==> flow/design.v <==
module storage(input pclk,input we,input pwrite,input [31:0]paddr,input [31:0]pwdata,input [3:0]pstrb,output reg [31:0]prdata);
  reg [31:0]memory[0:31];
  always @(posedge pclk) begin
    if(we) begin
      		if(pstrb==4'b0) begin
            	memory[paddr[4:0]]<=pwdata;
            end
            else begin
              if (pstrb[0]) memory[paddr[4:0]][7:0]   <= pwdata[7:0];
            	if (pstrb[1]) memory[paddr[4:0]][15:8]  <= pwdata[15:8];
           		if (pstrb[2]) memory[paddr[4:0]][23:16] <= pwdata[23:16];
            	if (pstrb[3]) memory[paddr[4:0]][31:24] <= pwdata[31:24];
            end
    end
  end
  always @(*) begin
    if(pwrite) prdata=32'b0;
    else prdata=memory[paddr[4:0]];
  end
endmodule
module apb_slave( 
    input pclk,
    input psel,
    input penable,
    input preset, 
    input [31:0]paddr,
    input pwrite,
    input [2:0]pprot,
    input [31:0]pwdata,
    input [3:0]pstrb,
    output reg [31:0]prdata,
    output reg pslverr,
    output reg pready
  );
   reg ready;
   wire [31:0]rdata;
   storage m1(pclk,psel & penable & pwrite,pwrite,paddr,pwdata,pstrb,rdata);
   always @(*) begin
     ready=1'b0;
     if(psel & penable & pwrite) begin
            ready=~pready;
          end
     else if(psel & penable & ~pwrite) begin
            ready=~pready;
          end
     else if( ~penable) begin
            ready=1'b0;
          end
     pslverr=1'b0;
   end
   always @(posedge pclk)begin
     pready<=ready;
     prdata<=rdata;
   end   
 endmodule
module apb_master(
  input pclk, 
  input preset,
  input [31:0]paddr,
  input pwrite,
  input [2:0]pprot,
  input [31:0]pwdata,
  input [3:0]pstrb,
  output  reg[31:0]prdata,
  output pslverr,
  output reg penable,
  output reg [3:0]psel,
  output reg pready
);
  wire [31:0] prdata0,prdata1,prdata2,prdata3;
  wire pslverr0,pslverr1,pslverr2,pslverr3;
  wire pready0,pready1,pready2,pready3;
  apb_slave slave0 (pclk,psel[0],penable,preset,paddr,pwrite,pprot,pwdata,pstrb,prdata0,pslverr0,pready0);
  apb_slave slave1 (pclk,psel[1],penable,preset,paddr,pwrite,pprot,pwdata,pstrb,prdata1,pslverr1,pready1);
  apb_slave slave2 (pclk,psel[2],penable,preset,paddr,pwrite,pprot,pwdata,pstrb,prdata2,pslverr2,pready2);
  apb_slave slave3 (pclk,psel[3],penable,preset,paddr,pwrite,pprot,pwdata,pstrb,prdata3,pslverr3,pready3); 
  assign pslverr=pslverr0|pslverr1|pslverr2|pslverr3;
  reg [1:0]state,nextstate;
  parameter idle=2'b0,setup=2'd1,access=2'd2;
  always@(posedge pclk)begin
      if(~preset) state<=idle;
      else state<=nextstate;
  end
  always @(*) begin
    nextstate=idle;
    penable=1'b0;
    case (state)
      idle : begin
        penable=1'b0;
        if(|paddr) nextstate=setup;
        else nextstate=idle;
      end
      setup : begin
        penable=1'b0;
        if(|paddr) nextstate=access;
        else nextstate=idle;
      end
      access:  begin
        penable=1'b1;
        if ( (paddr!=4'b0) && (pready==1'b1)) nextstate=setup;
        else if( (paddr==4'b0) && (pready==1'b1)) nextstate=idle;
        else nextstate=access;
      end
       default nextstate=idle;
    endcase
    case (paddr[31:30])
        2'b00 : begin
                psel=4'b0001;
                prdata=prdata0;
                end
        2'b01 : begin
                psel=4'b0010;
                prdata=prdata1;
                end
        2'b10 : begin
                psel=4'b0100;
                prdata=prdata2;
                end
        2'b11 : begin
                psel=4'b1000;
                prdata=prdata3;
                end
    endcase
    pready=pready0|pready1|pready2|pready3;
  end
endmodule
make LEC_CHECK=0 CAP_MARGIN=5 CORE_ASPECT_RATIO=0.65 CORE_MARGIN=2 CORE_UTILIZATION=70 CTS_CLUSTER_SIZE=14 HOLD_SLACK_MARGIN=-0.08 PLACE_DENSITY_LB_ADDON=0.24 SETUP_SLACK_MARGIN=0.78 SLEW_MARGIN=0 finish   # period 3.17 ns
run.sh (not shown) runs the stock make flow with config.mk's settings and CLKGATE_MAP_FILE=.
Edit:
- CAP_MARGIN: 5 -> 20
- CORE_ASPECT_RATIO: 0.65 -> unset
- CORE_UTILIZATION: 70 -> 72
- CTS_CLUSTER_SIZE: 14 -> unset
- HOLD_SLACK_MARGIN: -0.08 -> unset
- PLACE_DENSITY: unset -> 0.4
- PLACE_DENSITY_LB_ADDON: 0.24 -> unset
- SETUP_SLACK_MARGIN: 0.78 -> 0.77
- SLEW_MARGIN: 0 -> 20
- clock period: 3.17 -> 3.13 ns (I/O delays scaled with it)
Result:
- The changed run finished with timing, DRC and antenna clean
- global-route usage went down by 0.57 points
- register-to-register slack got worse by 60 ps
- non-clock buffer count went up by 72
- final cell count increases by 0.71%
- area after synthesis does not change
- flip-flop count is unchanged
- wire length decreases by 4.1%
- cell area came out higher by 1.6%
- worst hold slack got worse by 4.2 ps
- sequential power increases by about 1%

---

// apb_master: RTL as listed in full above, without the edits since
Settings: LEC_CHECK=0, CAP_MARGIN=20, CORE_MARGIN=2, CORE_UTILIZATION=72, CTS_CLUSTER_DIAMETER=396, CTS_CLUSTER_SIZE=18, PLACE_DENSITY=0.6, SETUP_SLACK_MARGIN=0.92, SLEW_MARGIN=20; clock period 3.09 ns.
The first run produced a clean layout.
Next try:
Settings changed: CAP_MARGIN 20 to 0, CTS_CLUSTER_DIAMETER 396 to not set, CTS_CLUSTER_SIZE 18 to 64, PLACE_DENSITY 0.6 to 0.4, SETUP_SLACK_MARGIN 0.92 to 0.77.
Result: Register-to-register slack degrades by 0.05 ns. Clock power went up by 39%. Utilization went up by 2.2 points. Count of clock-buffer cells in the layout is higher by 109.

---

v42:
RTL: the design.v shown in full above, as it stands there.
make LEC_CHECK=0 CAP_MARGIN=20 CORE_MARGIN=2 CORE_UTILIZATION=45 CTS_CLUSTER_DIAMETER=298 HOLD_SLACK_MARGIN=0.11 PLACE_DENSITY=0.6 SLEW_MARGIN=20 finish   # period 8.0 ns
Having completed the whole flow, v42 delivered a layout that passed the timing, design-rule and antenna checks.
The inputs of v59 differ from those of v42 as listed below.
- setting SETUP_SLACK_MARGIN to 0.91 for the first time
- setting PLACE_DENSITY_LB_ADDON to 0.0 for the first time
- changing CORE_UTILIZATION from 45 to 72
- removing HOLD_SLACK_MARGIN (formerly 0.11)
- setting CTS_CLUSTER_SIZE to 20 for the first time
- changing CTS_CLUSTER_DIAMETER from 298 to 378
- removing PLACE_DENSITY (formerly 0.6)
- changing the clock period (ns, I/O delays scaled along) from 8.0 to 3.13
--- outcome ---
Diff v59 and v42: proportion of cell area occupied by registers lower in v59
v59 vs. v42: clock-pin transition on the worst setup and hold timing paths went up by 0.03 ns.
Delta(count of buffers added by post-CTS timing repair for setup, v59 - v42) > 0
[compare] base=v42 new=v59: die size now smaller; power attributed to sequential cells now larger; relative contribution of combinational cells to total power now larger.
Relative contribution of the clock network to total power: v59 vs v42 down 11 points
Of v59 and v42, it is v59 that has the lower maximum fanout along the worst path.
> inputs changed (v59 -> v23)
- CORE_UTILIZATION now 25, was 72
- PLACE_DENSITY now 0.6, previously not set
- CTS_CLUSTER_DIAMETER no longer set, was 378
- PLACE_DENSITY_LB_ADDON no longer set, was 0.0
- SETUP_SLACK_MARGIN no longer set, was 0.91
- CTS_CLUSTER_SIZE no longer set, was 20
- the clock period (ns, I/O delays scaled along) now 9.07, was 3.13
## What came out
Placed cell count went up by more than a quarter going from v59 to v23. Measured against each other, v59 and v23 differ in detail-routed net length per standard cell, the higher figure coming from v59. The sequential power in v23 is 0.35 times that in v59. v23 vs v59: setup slack up in v23. Re sequential fraction of total cell area: v59 and v23 aren't equal, and the higher value belongs to v59. Measured against each other, v59 and v23 differ in worst hold slack across all endpoints, the higher figure coming from v23.
diff inputs: v23 => v16
- putting CTS_CLUSTER_SIZE at 20 where nothing was set
- putting PLACE_DENSITY_LB_ADDON at 0.0 where nothing was set
- swapping 25 for 72 in CORE_UTILIZATION
- putting SETUP_SLACK_MARGIN at 1.02 where nothing was set
- clearing PLACE_DENSITY, which used to be 0.6
- swapping 9.07 for 3.48 in the clock period (ns, I/O delays scaled along)
- v16: full flow OK, the timing, design-rule and antenna checks passed
- Hold-fix buffer count after cts in v16 is 2 higher than in v23
- [compare] base=v23 new=v16: hold slack shrank by 0.23 ns; wire length shrank by 25000 µm; count of buffers added by post-CTS timing repair for setup grew by 4; final cell count without fillers shrank by 27%.
- Against v23, v16 reports a non-clock buffer count that is higher.
- [compare] base=v23 new=v16: fraction of the core area covered by cells at the end of the flow moved up; area of the multi-input gates moved up.
- Measured against each other, v16 and v23 differ in worst setup timing slack at the placement stage, the higher figure coming from v23.
- Measured against each other, v16 and v23 differ in final period utilization, the lower figure coming from v23.

---

Starts from the design.v that is shown in full above.
clock: 3.12 ns
lec_check: 0
cap_margin: 20
core_margin: 2
core_utilization: 72
place_density_lb_addon: 0.0
setup_slack_margin: 0.91
slew_margin: 20
The starting point finished with timing, DRC and antenna clean.
Edit:
--- a/flow/config.mk
+++ b/flow/config.mk
@@ -8,6 +8,5 @@
 export CAP_MARGIN = 20
 export CORE_MARGIN = 2
-export CORE_UTILIZATION = 72
-export PLACE_DENSITY_LB_ADDON = 0.0
-export SETUP_SLACK_MARGIN = 0.91
+export CORE_UTILIZATION = 68
+export PLACE_DENSITY = 0.6
 export SLEW_MARGIN = 20
==> flow/constraint.sdc (replaced) <==
create_clock -name core_clock -period 3.26 [get_ports {pclk}]
set_input_delay 0.6520 -clock core_clock [delete_from_list [all_inputs] [get_ports {pclk}]]
set_output_delay 0.6520 -clock core_clock [all_outputs]
set_load 0.01 [all_outputs]
The changed run passed the timing, design-rule and antenna checks; via count goes down by 1.8%; design area falls by 1.4%; area after synthesis is unchanged; wire length decreases by 2.0%; setup slack is worse by 0.31 ns; first-iteration DRC count goes down by 6.3%; total power decreases by 4.8%; clock skew stays flat; sequential share of layout area is higher by 0.90 points; non-clock buffer count grows by 240.

---

lane 1:
// apb_master: RTL as listed in full above, without the edits since
Settings: LEC_CHECK=0, CAP_MARGIN=0, CORE_ASPECT_RATIO=0.92, CORE_MARGIN=2, CORE_UTILIZATION=72, CTS_CLUSTER_SIZE=13, PLACE_DENSITY=0.41, SETUP_SLACK_MARGIN=0.78, SLEW_MARGIN=35; clock period 3.09 ns.
Looking at the reports, lane 1 completed the entire flow and the layout it produced met the timing, design-rule and antenna checks.
Inputs modified between lane 1 and lane 2:
- SETUP_SLACK_MARGIN changed from 0.78 to 0.61
- CAP_MARGIN changed from 0 to 10
## What came out
Changes observed in lane 2 relative to lane 1: clock network power closely matched the old numbers, sequential share of layout area closely matched the old numbers, sequential cell fraction of total power closely matched the old numbers. The power after layout on lane 1 is in line with that on lane 2. Compared with lane 1, lane 2 shows non-clock buffer count that has gone up by more than 10%. Measured against each other, lane 2 and lane 1 differ in minimum clock period after layout, the higher figure coming from lane 2. ~same switching power share of the total in lane 2 and lane 1. In the reports for lane 2 and lane 1, the larger first-pass GRT wire length belongs to lane 2.
Input changes introduced in lane 3 (baseline for comparison: lane 2):
- CAP_MARGIN: 10 -> 35
- SLEW_MARGIN: 35 -> 20
- SETUP_SLACK_MARGIN: 0.61 -> 0.77
- PLACE_DENSITY: 0.41 -> 0.4
- CORE_ASPECT_RATIO: 0.92 -> unset
Findings:
- Run comparison: lane 2 capture point of the worst path prdata[16]; lane 3 capture point of the worst path prdata[13]
- Wire length: lane 3 vs lane 2 down about 2%
- Max estimated wirelength of the detail-placed design across lane 3 and lane 2: lane 2
- From lane 2 to lane 3 the numbers moved as follows: clock share of power saw little to no change, die area shows no meaningful change, utilization after layout now larger, combinational cell power now larger, overall power after layout was more or less identical.
Input changes introduced in lane 4 (baseline for comparison: lane 3):
- CAP_MARGIN: 35 -> 20
- PLACE_DENSITY: 0.4 -> 0.6
- CTS_CLUSTER_SIZE: 13 -> unset
- SETUP_SLACK_MARGIN: 0.77 -> 0.89
- CTS_CLUSTER_DIAMETER: unset -> 400
- CORE_ASPECT_RATIO: unset -> 0.5
### Flow results
Lane 4 against lane 3: final cell count lost about 3.3%, total power saw a decrease, final wirelength saw a decrease. Beginning of the critical path: slave2.prdata[13] -> lane 3, slave0.prdata[29] -> lane 4. The lower clock share of power of lane 3 and lane 4 is in lane 4.
Input-level comparison between lane 5 and lane 4:
- CTS_CLUSTER_SIZE now 10, previously not set
- PLACE_DENSITY now 0.36, was 0.6
==> results <==
- When lane 5 is set beside lane 4, its register share of total power turns out to be 2.8 points smaller.
- Clock latency of the later-clocked register in the worst-skew pair: lane 5 and lane 4 compared, lower one is lane 4
- Lane 5 has global-route usage above what lane 4 had.
- Between lane 5 and lane 4, met2 global-route usage is lower for lane 4, lane 5 comes in above that.
- Of lane 5 and lane 4, the run reporting the higher combinational share of cell area was lane 4.
- Going from lane 4 to lane 5, cell area grew slightly.
- Sequential-cell power consumption across lane 5 and lane 4: no real change.
- Per the comparison of lane 5 with lane 4, area taken by flip-flops and latches has remained practically unchanged; switching power has increased.
- The faster design of the two is lane 4; lane 5 tops out lower.
- In the reports for lane 5 and lane 4, the larger number of vias per cell after detailed routing belongs to lane 4.
Power and IR drop assume default switching activity.
